## job 101
Design top, start of the top module:
module top(
	clk,
	n_rst,
	bt,
	btstar,
	led
);
parameter T_1S = 20'd1_000_000;  
parameter T_20MS = 15'd20_000;  
input clk;
input n_rst;
input [9:0] bt;
input btstar;
output led;
wire [9:0] bt_w;
wire btstar_w;
wire led_w;
bd_if #(
	.T_1S(T_1S),
	.T_20MS(T_20MS)
) u_bd_if(
    .clk(clk),
    .n_rst(n_rst),
    .bt_i(bt),
    .btstar_i(btstar),
    .led_i(led_w),
    .bt_o(bt_w),
    .btstar_o(btstar_w),
    .led_o(led)
);
doorlock_hdl u_doorlock(
    .clk(clk),
    .n_rst(n_rst),
    .bt(bt_w),
    .btstar(btstar_w),
    .led(led_w)
);
endmodule
Size: ~1600 cells after synthesis, roughly 220 flip-flops, ~14 I/O pins, roughly 12000 µm² of cells after synthesis.
Settings: LEC_CHECK=0, ABC_AREA=1, CAP_MARGIN=20, CORE_MARGIN=2, CORE_UTILIZATION=72, CTS_CLUSTER_DIAMETER=229, CTS_CLUSTER_SIZE=22, PLACE_DENSITY_LB_ADDON=0.15, SETUP_SLACK_MARGIN=0.48, SLEW_MARGIN=20; clock period 1.97 ns.
run.sh (not shown) runs the stock make flow with config.mk's settings and CLKGATE_MAP_FILE=.
--- input diff job 101..job 102 ---
- CTS_CLUSTER_DIAMETER: 229 -> 235
- ABC_AREA: 1 -> 0
- PLACE_DENSITY: unset -> 0.65
- CAP_MARGIN: 20 -> 5
- PLACE_DENSITY_LB_ADDON: 0.15 -> unset
Findings:
Job 102: aborted in clock tree synthesis (4_1_cts) (tool error)
Area enclosed by the die boundary on job 102 is ahead of job 101.
Final estimated routing congestion in global placement: job 102 vs job 101 down about 5%
When the final numbers for job 102 and job 101 were put side by side, the average cell area after synthesis turned out to be greater in job 102.
## Diff of input files: job 103 against job 102
- ABC_AREA no longer set, was 0
- CAP_MARGIN now 20, was 5
- CTS_CLUSTER_SIZE no longer set, was 22
- SETUP_SLACK_MARGIN now 2.04, was 0.48
- CTS_CLUSTER_DIAMETER now 51, was 235
- PLACE_DENSITY now 0.67, was 0.65
- the clock period (ns, I/O delays scaled along) now 7.47, was 1.97
## What came out
Job 103: flow completed, timing, DRC and antenna clean. Re post-synthesis cell count from yosys: no difference whatsoever between job 102 and job 103. As of job 103, placement-stage cell area had fallen by more than 10% compared to job 102. Taking job 102 as the reference, in job 103 number of different library cells in the post-synthesis netlist flat, area fraction in and, or, nand and nor cells after synthesis shows no meaningful change, cell count after placement went down, xor and xnor fraction of the mapped netlist area saw little to no change, placed wire-length estimate after detailed placement decreased by 19% relative to the old numbers.
## Diff of input files: job 104 against job 103
- swapping 20 for 10 in CAP_MARGIN
- putting TNS_END_PERCENT at 5 where nothing was set
- swapping 2.04 for 1.44 in SETUP_SLACK_MARGIN
- swapping 7.47 for 6.33 in the clock period (ns, I/O delays scaled along)
==> results <==
- From job 103 to job 104 the numbers moved as follows: met3 global-route usage decreased by 0.41 points relative to the old numbers, count of clock-buffer cells in the layout decreased by 3 relative to the old numbers.
- Comparing job 103 and job 104, fmax is higher on job 104.
- When job 104 is measured against job 103, its relative area change from synthesis to final layout turns out 0.54 points lower.
- Job 104 completed end to end with timing, DRC and antenna clean.
- Between job 104 and job 103, the total number of nets in the final design figures differ only marginally.
- Job 104 reports a higher first-pass iteration count of the detailed router than job 103 does.

========
== build 3 ==
top again, from the RTL that the note above started with.
clock: 5.15 ns
lec_check: 0
abc_area: 1
cap_margin: 35
core_margin: 7
core_utilization: 40
cts_cluster_diameter: 192
cts_cluster_size: 28
gpl_timing_driven: 1
hold_slack_margin: -0.04
setup_slack_margin: -0.18
slew_margin: 20
Input changes introduced in build 86 (baseline for comparison: build 3):
==> flow/config.mk <==
export PLATFORM = sky130hd
export DESIGN_NAME = top
export DESIGN_NICKNAME = top
export VERILOG_FILES = /design/flow/design.v
export SDC_FILE = /design/flow/constraint.sdc
export NUM_CORES = 4
export LEC_CHECK = 0
export ABC_AREA = 1
export CAP_MARGIN = 20
export CORE_MARGIN = 2
export CORE_UTILIZATION = 70
export CTS_CLUSTER_DIAMETER = 235
export CTS_CLUSTER_SIZE = 22
export SLEW_MARGIN = 20
==> flow/constraint.sdc <==
create_clock -name core_clock -period 1.97 [get_ports {clk}]
set_input_delay 0.3940 -clock core_clock [delete_from_list [all_inputs] [get_ports {clk}]]
set_output_delay 0.3940 -clock core_clock [all_outputs]
set_load 0.01 [all_outputs]
Met2 demand-to-capacity share in global routing: build 86 vs build 3 up 28 points
Delta (build 86 minus build 3): power per cell area saw an increase, power in sequential cells up about 160%.
Diff build 3 -> build 86: overall chip area fell by 17,000 um2; via count has increased; critical path data required time moved down; end-of-flow core utilization grew by 33 points; first-iteration DRC count fell 3.3%.
Taking build 3 as the reference, in build 86 relative area change from synthesis to final layout fell 0.69 points; post-layout total power shows an increase of 160%; combinational cell fraction of total power went up 0.3 points.
For build 1, these inputs were changed with respect to build 86:
-- flow/config.mk --
<<< build 86, line 10
export CORE_MARGIN = 2
export CORE_UTILIZATION = 70
export CTS_CLUSTER_DIAMETER = 235
export CTS_CLUSTER_SIZE = 22
export SLEW_MARGIN = 20
>>> build 1, line 10
export CORE_MARGIN = 2
export CORE_UTILIZATION = 72
export CTS_CLUSTER_DIAMETER = 90
export SETUP_SLACK_MARGIN = 0.33
export SLEW_MARGIN = 20
==> flow/constraint.sdc <==
create_clock -name core_clock -period 1.91 [get_ports {clk}]
set_input_delay 0.3820 -clock core_clock [delete_from_list [all_inputs] [get_ports {clk}]]
set_output_delay 0.3820 -clock core_clock [all_outputs]
set_load 0.01 [all_outputs]
- Looking only at combinational power, and setting everything else aside, the lower value of build 86 and build 1 goes to build 86.
- Lower height of the chip among build 86 and build 1: build 1
- In the flow results for build 86 and build 1, the clock power share is smaller on build 86.
- Between build 86 and build 1, the flow reports first-pass GRT wire length increasing by more than 10%.
Changes in build 22 relative to build 1:
-- flow/config.mk --
<<< build 1, line 8
export ABC_AREA = 1
export CAP_MARGIN = 20
export CORE_MARGIN = 2
export CORE_UTILIZATION = 72
export CTS_CLUSTER_DIAMETER = 90
export SETUP_SLACK_MARGIN = 0.33
export SLEW_MARGIN = 20
>>> build 22, line 8
export ABC_AREA = 1
export CAP_MARGIN = 40
export CORE_MARGIN = 2
export CORE_UTILIZATION = 72
export CTS_CLUSTER_DIAMETER = 97
export CTS_CLUSTER_SIZE = 13
export PLACE_DENSITY_LB_ADDON = 0.2
export SETUP_SLACK_MARGIN = 0.34
export SLEW_MARGIN = 20
--- outcome ---
Build 22 has completed all stages; timing, DRC and antenna checks passed. On worst hold slack, build 1 loses to build 22. Build 22 -> build 1: post-synthesis instance area flat. The combinational share of cell area reported for build 22 is greater than that of build 1 by 0.60 points. Design area, build 22 and build 1, higher one = build 1.
Power figures rest on the tool's default switching activity, not on a simulated workload.
